==> flow/design.v (excerpt) <==
module a_filter_reference_32x11(
    input [31:0] x_in,
    input clk,
    input [5:0] reset,
    output [31:0] y_out);
clock: 7.3 ns
lec_check: 0
abc_area: 1
cap_margin: 20
core_margin: 2
core_utilization: 72
cts_cluster_size: 74
place_density_lb_addon: 0.0
slew_margin: 20
run.sh (not shown) runs the stock make flow with config.mk's settings and CLKGATE_MAP_FILE=.
The baseline ended with an error in 5_1_grt.
==> next run, changes <==
ABC_AREA = unset   (was 1)
CORE_UTILIZATION = 9   (was 72)
CTS_CLUSTER_SIZE = unset   (was 74)
PLACE_DENSITY_LB_ADDON = unset   (was 0.0)
clock period = 9.92 ns   (was 7.3 ns; I/O delays follow)
Effect: This time the run finished with timing, DRC and antenna clean; die size rose to 6.9 times its value; synthesized cell count decreases by a quarter to a third; synthesized area falls by roughly a tenth.
==> next run, changes <==
CORE_UTILIZATION = 40   (was 9)
SETUP_SLACK_MARGIN = 2.51   (was unset)
clock period = 8.86 ns   (was 9.92 ns; I/O delays follow)
Outcome: Setup slack gets worse by 68 ps; cell area came out lower by 1.1%; critical path depth came out higher by 3; die size came out lower by 77%; area after synthesis stays the same; clock skew stays flat; global-route usage came out higher by 14 points.
==> next run, changes <==
SETUP_SLACK_MARGIN = unset   (was 2.51)
Cell area went down by a little under a tenth; final cell count went down slightly; routed wire length went down by a little under a tenth; synthesized cell count does not change; worst hold slack improved by 16 ps.
==> next run, changes <==
CORE_UTILIZATION = 66   (was 40)
clock period = 7.43 ns   (was 8.86 ns; I/O delays follow)
Now the flow reached the layout checks and failed them: setup timing.
Setup slack degrades by 1300 ps.
Synthesized cell count does not change.
Critical path depth came out higher by 1.

========
a_filter_reference_32x11 again, from the RTL that the note above started with.
==> flow/config.mk <==
export PLATFORM = sky130hd
export DESIGN_NAME = a_filter_reference_32x11
export DESIGN_NICKNAME = a_filter_reference_32x11
export VERILOG_FILES = /design/flow/design.v
export SDC_FILE = /design/flow/constraint.sdc
export NUM_CORES = 4
export LEC_CHECK = 0
export ABC_AREA = 1
export CAP_MARGIN = 30
export CORE_ASPECT_RATIO = 0.83
export CORE_MARGIN = 2
export CORE_UTILIZATION = 71
export CTS_CLUSTER_SIZE = 37
export GPL_ROUTABILITY_DRIVEN = 1
export GPL_TIMING_DRIVEN = 1
export MAX_ROUTING_LAYER = met4
export PLACE_DENSITY_LB_ADDON = 0.1
export SETUP_SLACK_MARGIN = 2.25
export SLEW_MARGIN = 20
==> flow/constraint.sdc <==
create_clock -name core_clock -period 7.57 [get_ports {clk}]
set_input_delay 1.5140 -clock core_clock [delete_from_list [all_inputs] [get_ports {clk}]]
set_output_delay 1.5140 -clock core_clock [all_outputs]
set_load 0.01 [all_outputs]
The baseline stopped in global routing on GRT-0232.
Then changed:
--- a/flow/config.mk
+++ b/flow/config.mk
@@ -8 +7,0 @@
-export ABC_AREA = 1
@@ -13 +11,0 @@
-export CTS_CLUSTER_SIZE = 37
@@ -16,3 +14 @@
-export MAX_ROUTING_LAYER = met4
-export PLACE_DENSITY_LB_ADDON = 0.1
-export SETUP_SLACK_MARGIN = 2.25
+export SETUP_SLACK_MARGIN = -0.16
==> flow/constraint.sdc (replaced) <==
create_clock -name core_clock -period 3.57 [get_ports {clk}]
set_input_delay 0.7140 -clock core_clock [delete_from_list [all_inputs] [get_ports {clk}]]
set_output_delay 0.7140 -clock core_clock [all_outputs]
set_load 0.01 [all_outputs]
After rerunning: The changed run never finished: it broke off in clock tree synthesis. Synthesized cell count is lower by 26%. Die size is lower by 12%. Area after synthesis is lower by 13%.
Then changed:
--- a/flow/config.mk
+++ b/flow/config.mk
@@ -7,0 +8 @@
+export ABC_AREA = 1
@@ -11,0 +13 @@
+export CTS_CLUSTER_SIZE = 80
@@ -14 +16,2 @@
-export SETUP_SLACK_MARGIN = -0.16
+export PLACE_DENSITY = 0.35
+export SETUP_SLACK_MARGIN = -0.06
==> flow/constraint.sdc (replaced) <==
create_clock -name core_clock -period 2.07 [get_ports {clk}]
set_input_delay 0.4140 -clock core_clock [delete_from_list [all_inputs] [get_ports {clk}]]
set_output_delay 0.4140 -clock core_clock [all_outputs]
set_load 0.01 [all_outputs]
Now the flow did not get past detailed placement.
Synthesized area rose by 14%.
Die size rose by 14%.
Synthesized cell count rose by 35%.
Then changed:
--- a/flow/config.mk
+++ b/flow/config.mk
@@ -13 +13,2 @@
-export CTS_CLUSTER_SIZE = 80
+export CTS_CLUSTER_DIAMETER = 242
+export CTS_CLUSTER_SIZE = 39
@@ -16,2 +17,2 @@
-export PLACE_DENSITY = 0.35
-export SETUP_SLACK_MARGIN = -0.06
+export MAX_ROUTING_LAYER = met4
+export SETUP_SLACK_MARGIN = -0.16
==> flow/constraint.sdc (replaced) <==
create_clock -name core_clock -period 7.09 [get_ports {clk}]
set_input_delay 1.4180 -clock core_clock [delete_from_list [all_inputs] [get_ports {clk}]]
set_output_delay 1.4180 -clock core_clock [all_outputs]
set_load 0.01 [all_outputs]
What happened: Now the flow did not get past global routing with GRT-0232; die size is unchanged; synthesized cell count is unchanged; area after synthesis stays the same.
Then changed:
--- a/flow/config.mk
+++ b/flow/config.mk
@@ -13,2 +13 @@
-export CTS_CLUSTER_DIAMETER = 242
-export CTS_CLUSTER_SIZE = 39
+export CTS_CLUSTER_DIAMETER = 231
@@ -17 +15,0 @@
-export MAX_ROUTING_LAYER = met4
==> flow/constraint.sdc (replaced) <==
create_clock -name core_clock -period 7.59 [get_ports {clk}]
set_input_delay 1.5180 -clock core_clock [delete_from_list [all_inputs] [get_ports {clk}]]
set_output_delay 1.5180 -clock core_clock [all_outputs]
set_load 0.01 [all_outputs]
- The changed run never finished: it broke off in global routing, error GRT-0232
- synthesized cell count is unchanged
- area after synthesis does not change
- die size does not change

========
== v52 ==
a_filter_reference_32x11 again, from the RTL that the note above started with.
make LEC_CHECK=0 ABC_AREA=1 CAP_MARGIN=30 CORE_ASPECT_RATIO=0.83 CORE_MARGIN=2 CORE_UTILIZATION=71 CTS_CLUSTER_SIZE=37 GPL_ROUTABILITY_DRIVEN=1 GPL_TIMING_DRIVEN=1 HOLD_SLACK_MARGIN=0.29 MAX_ROUTING_LAYER=met4 PLACE_DENSITY_LB_ADDON=0.2 SETUP_SLACK_MARGIN=-0.16 SLEW_MARGIN=20 finish   # period 7.57 ns
The layout from v52, despite a flow that completed every stage, fails the layout checks, with the failing checks listed as setup timing.
--- input diff v52..v22 ---
# v52
export LEC_CHECK = 0
export ABC_AREA = 1
export CAP_MARGIN = 30
export CORE_ASPECT_RATIO = 0.83
export CORE_MARGIN = 2
export CORE_UTILIZATION = 71
export CTS_CLUSTER_SIZE = 37
export GPL_ROUTABILITY_DRIVEN = 1
export GPL_TIMING_DRIVEN = 1
export HOLD_SLACK_MARGIN = 0.29
export MAX_ROUTING_LAYER = met4
export PLACE_DENSITY_LB_ADDON = 0.2
export SETUP_SLACK_MARGIN = -0.16
export SLEW_MARGIN = 20
create_clock -name core_clock -period 7.57 [get_ports {clk}]
# v22
export LEC_CHECK = 0
export ABC_AREA = 1
export CAP_MARGIN = 30
export CORE_ASPECT_RATIO = 0.83
export CORE_MARGIN = 2
export CORE_UTILIZATION = 56
export CTS_CLUSTER_DIAMETER = 360
export CTS_CLUSTER_SIZE = 15
export GPL_ROUTABILITY_DRIVEN = 0
export GPL_TIMING_DRIVEN = 0
export SETUP_SLACK_MARGIN = -0.16
export SLEW_MARGIN = 20
create_clock -name core_clock -period 6.45 [get_ports {clk}]
### Flow results
- Re final standard cell utilization of the core: v52 was higher than v22.
- v22: flow complete, layout not clean; failing: setup timing
- Diff v52 -> v22 | layout clock buffer count | down by more than a quarter
- Route | v22 vs v52 | wire shorter in v22
Inputs modified between v22 and v43:
# v22
export LEC_CHECK = 0
export ABC_AREA = 1
export CAP_MARGIN = 30
export CORE_ASPECT_RATIO = 0.83
export CORE_MARGIN = 2
export CORE_UTILIZATION = 56
export CTS_CLUSTER_DIAMETER = 360
export CTS_CLUSTER_SIZE = 15
export GPL_ROUTABILITY_DRIVEN = 0
export GPL_TIMING_DRIVEN = 0
export SETUP_SLACK_MARGIN = -0.16
export SLEW_MARGIN = 20
create_clock -name core_clock -period 6.45 [get_ports {clk}]
# v43
export LEC_CHECK = 0
export ABC_AREA = 1
export CAP_MARGIN = 20
export CELL_PAD_IN_SITES_GLOBAL_PLACEMENT = 3
export CORE_ASPECT_RATIO = 1.52
export CORE_MARGIN = 2
export CORE_UTILIZATION = 46
export CTS_CLUSTER_DIAMETER = 79
export CTS_CLUSTER_SIZE = 85
export GPL_ROUTABILITY_DRIVEN = 0
export GPL_TIMING_DRIVEN = 1
export MAX_ROUTING_LAYER = met4
export SLEW_MARGIN = 15
export TNS_END_PERCENT = 55
create_clock -name core_clock -period 6.45 [get_ports {clk}]
==> results <==
- As for a clean layout from v22 and v43, there is none.
- v22 ran in full, but the layout does not pass; the checks complain about setup timing.
- From v43 to v22, mean cell area of the mapped netlist did not move at all.
- v22 -> v43: number of nets at floorplan delta 0, exact match
- Synthesized netlist cell count: v43 vs v22, no meaningful difference
- Comparing v22 against v43, there is no change at all in area of the synthesized netlist per yosys stat.
- Relative to v22, the placeable core region measured on v43 has increased by more than 10%.
- Comparing v22 and v43, the higher die boundary height is on v43.
- In v43 the share of the core filled by cells before placement turned out 10 points lower than in v22.
- Against v22, v43 comes in 25000 µm² higher on area enclosed by the die boundary.
- Die outline width, v43 vs v22: down by more than 10%
The following lists how v14 was set up differently from v43:
# v43
export LEC_CHECK = 0
export ABC_AREA = 1
export CAP_MARGIN = 20
export CELL_PAD_IN_SITES_GLOBAL_PLACEMENT = 3
export CORE_ASPECT_RATIO = 1.52
export CORE_MARGIN = 2
export CORE_UTILIZATION = 46
export CTS_CLUSTER_DIAMETER = 79
export CTS_CLUSTER_SIZE = 85
export GPL_ROUTABILITY_DRIVEN = 0
export GPL_TIMING_DRIVEN = 1
export MAX_ROUTING_LAYER = met4
export SLEW_MARGIN = 15
export TNS_END_PERCENT = 55
create_clock -name core_clock -period 6.45 [get_ports {clk}]
# v14
export LEC_CHECK = 0
export ABC_AREA = 1
export CAP_MARGIN = 20
export CORE_MARGIN = 2
export CORE_UTILIZATION = 72
export PLACE_DENSITY_LB_ADDON = 0.06
export SLEW_MARGIN = 20
create_clock -name core_clock -period 7.43 [get_ports {clk}]
--- outcome ---
v14 did not finish; the tool stopped in global routing with error GRT-0232.
Between v43 and v14, the difference in chip area line of the yosys report is negligible.
As far as adder-cell area share of the yosys netlist goes, v14 and v43 are indistinguishable; the numbers are identical.
v14 vs v43 — chip height dropped by more than a quarter
Taking v43 as the reference point, the horizontal extent of the die of v14 falls by 1.4%.
Number of rows created at floorplan, v43 and v14, lower one = v14.
In the reports for v43 and v14, the larger die footprint belongs to v43.
From v14 to v43, net count after synthesis did not move at all.
Input changes introduced in v6 (baseline for comparison: v14):
# v14
export LEC_CHECK = 0
export ABC_AREA = 1
export CAP_MARGIN = 20
export CORE_MARGIN = 2
export CORE_UTILIZATION = 72
export PLACE_DENSITY_LB_ADDON = 0.06
export SLEW_MARGIN = 20
create_clock -name core_clock -period 7.43 [get_ports {clk}]
# v6
export LEC_CHECK = 0
export CAP_MARGIN = 20
export CORE_MARGIN = 2
export CORE_UTILIZATION = 72
export PLACE_DENSITY_LB_ADDON = 0.0
export SLEW_MARGIN = 20
create_clock -name core_clock -period 8.38 [get_ports {clk}]
## What came out
- Although v6 finished all stages, its layout failed final checks on setup timing.
- Post-synth area from yosys stat: v6 vs v14 down about 13%
- Post-synth net total (higher): v14
- Going from v14 to v6, the post-synthesis area per instance was found to have gone up by 1.3 µm².
Here is what was changed in the inputs of v34 compared with v6.
# v6
export LEC_CHECK = 0
export CAP_MARGIN = 20
export CORE_MARGIN = 2
export CORE_UTILIZATION = 72
export PLACE_DENSITY_LB_ADDON = 0.0
export SLEW_MARGIN = 20
create_clock -name core_clock -period 8.38 [get_ports {clk}]
# v34
export LEC_CHECK = 0
export CAP_MARGIN = 20
export CORE_MARGIN = 2
export CORE_UTILIZATION = 72
export CTS_CLUSTER_SIZE = 71
export PLACE_DENSITY_LB_ADDON = 0.0
export SETUP_SLACK_MARGIN = 2.49
export SLEW_MARGIN = 20
create_clock -name core_clock -period 8.38 [get_ports {clk}]
v34 reports its highest metal layer with signal wires as met5 while v6 reports met4.
The runs compared here, v34 and v6, all ended either early or with open violations.
v34: all stages done; final checks FAILED (capacitance limit, slew limit, setup timing).
The layout from v6, despite a flow that completed every stage, fails the layout checks, with the failing checks listed as setup timing.
v34 against v6: half-perimeter wire length after placement grew by 8.0%, number of vias after detailed routing grew by 14%.
The share of synthesized area spent on multiplexers of v6 and that of v34 are within noise of each other.
v34: number of setup buffers added after CTS higher than v6
Comparing v34 and v6, the higher maximum frequency was measured on v6.
v34 against v6: met2 wirelength from detailed routing up about 40%; number of diodes picked up an extra 3; smallest setup slack after layout decreased by 2570 ps relative to the old numbers.

========
Starting RTL as in the previous note.
clock: 8.58 ns
lec_check: 0
abc_area: 1
cap_margin: 20
core_aspect_ratio: 0.91
core_margin: 2
core_utilization: 72
cts_cluster_size: 12
slew_margin: 20
The starting point completed without violations.
Next try:
- ABC_AREA: 1 -> unset
- CORE_ASPECT_RATIO: 0.91 -> unset
- CORE_UTILIZATION: 72 -> 66
- CTS_CLUSTER_SIZE: 12 -> unset
- clock period: 8.58 -> 7.46 ns (I/O delays scaled with it)
Now the flow produced a layout that fails on setup timing.
Wire length drops by 37%.
Die size drops by 4.6%.
Worst hold slack improved by 0.027 ns.
Area after synthesis drops by 13%.
Via count drops by 26%.
Global-route usage drops by 15 points.
Non-clock buffer count climbs by 350.
Sequential cell count is unchanged.
Next try:
- CORE_UTILIZATION: 66 -> 52
- CTS_CLUSTER_SIZE: unset -> 95
- clock period: 7.46 -> 5.59 ns (I/O delays scaled with it)
The changed run reached the layout checks and failed them: setup timing.
Area after synthesis is unchanged.
Utilization went down by 0.67 points.
Setup slack got worse by 1.2 ns.
Routed wire length increases by 19%.
Next try:
- CORE_UTILIZATION: 52 -> 72
- CTS_CLUSTER_DIAMETER: unset -> 307
- PLACE_DENSITY: unset -> 0.38
- TNS_END_PERCENT: unset -> 5
- clock period: 5.59 -> 3.8 ns (I/O delays scaled with it)
- This time the run aborted during global routing, error GRT-0232
- synthesized area is unchanged
- die size shrinks by 27%
- synthesized cell count is unchanged
Next try:
- CORE_ASPECT_RATIO: unset -> 0.91
- CTS_CLUSTER_DIAMETER: 307 -> unset
- CTS_CLUSTER_SIZE: 95 -> unset
- PLACE_DENSITY: 0.38 -> unset
- TNS_END_PERCENT: 5 -> unset
- clock period: 3.8 -> 7.5 ns (I/O delays scaled with it)
Result:
- With this change the flow ran to the end with violations: setup timing
- synthesized cell count stays the same
- die area stays flat
- area after synthesis stays the same

========
## quartz
a_filter_reference_32x11 again, from the RTL that the note above started with.
clock: 7.46 ns
lec_check: 0
cap_margin: 20
core_margin: 2
core_utilization: 72
max_routing_layer: met4
place_density: 0.67
slew_margin: 20
No crash in quartz: every stage finished, but the layout fails its final checks due to negative setup slack.
[inputs] violet vs quartz
# quartz
export LEC_CHECK = 0
export CAP_MARGIN = 20
export CORE_MARGIN = 2
export CORE_UTILIZATION = 72
export MAX_ROUTING_LAYER = met4
export PLACE_DENSITY = 0.67
export SLEW_MARGIN = 20
create_clock -name core_clock -period 7.46 [get_ports {clk}]
# violet
export LEC_CHECK = 0
export CAP_MARGIN = 20
export CORE_MARGIN = 2
export CORE_UTILIZATION = 72
export CTS_CLUSTER_SIZE = 95
export PLACE_DENSITY = 0.38
export SLEW_MARGIN = 20
create_clock -name core_clock -period 6.32 [get_ports {clk}]
- As the logs show, violet stopped at global routing after a tool error, so it never reached the end of the flow.
- From the logs: quartz reached the end of the flow and failed the layout checks with negative setup slack.
- The number of resized instances in the post-cts repair step reported for violet is greater than that of quartz by 160%.
- Quantity of hold-fixing buffers added after cts delta (violet -> quartz): insignificant
- Of quartz and violet, the run reporting the lower cell area after placement was quartz.
- Between quartz and violet, the flow reports total instance count after detailed placement increasing by more than 10%.
- Changes observed in violet relative to quartz: number of levels the H-tree was split into flat, number of buffers added by the clock tree synthesis step up about 3.4%, post-placement worst setup slack down 0.30 ns, post-CTS setup buffer count up 106, count of library flops with an enable pin flat.
- Placer congestion estimate ended up 0.0049 lower on violet than on quartz.
Modified inputs, garnet compared to violet
# violet
export LEC_CHECK = 0
export CAP_MARGIN = 20
export CORE_MARGIN = 2
export CORE_UTILIZATION = 72
export CTS_CLUSTER_SIZE = 95
export PLACE_DENSITY = 0.38
export SLEW_MARGIN = 20
create_clock -name core_clock -period 6.32 [get_ports {clk}]
# garnet
export LEC_CHECK = 0
export CAP_MARGIN = 20
export CORE_MARGIN = 2
export CORE_UTILIZATION = 66
export SLEW_MARGIN = 20
create_clock -name core_clock -period 9.92 [get_ports {clk}]
[summary]
No stage failed in garnet, and the final checks on the layout all came back clean.
Compare violet and garnet | initial standard-cell utilization of the core higher: violet
Compared with violet, in garnet die width picked up an extra about 4.4%, total die size picked up an extra 0.0071 sq mm, number of buffers added for setup after CTS now sits lower.
The following lists how sierra was set up differently from garnet:
# garnet
export LEC_CHECK = 0
export CAP_MARGIN = 20
export CORE_MARGIN = 2
export CORE_UTILIZATION = 66
export SLEW_MARGIN = 20
create_clock -name core_clock -period 9.92 [get_ports {clk}]
# sierra
export LEC_CHECK = 0
export CAP_MARGIN = 20
export CORE_MARGIN = 2
export CORE_UTILIZATION = 70
export CTS_CLUSTER_DIAMETER = 201
export CTS_CLUSTER_SIZE = 41
export SLEW_MARGIN = 20
create_clock -name core_clock -period 4.37 [get_ports {clk}]
Results
garnet finished every step from synthesis to the final layout, and the layout passed the timing, DRC and antenna checks.
sierra got as far as global routing, where a tool error ended the run.
sierra gives less overall chip area than garnet did.
Routability-driven placement congestion ratio (sierra vs. garnet) increases by a few percent
In the reports for sierra and garnet, the larger instance area at placement belongs to sierra.
sierra against garnet; die span in x is down by a few percent.
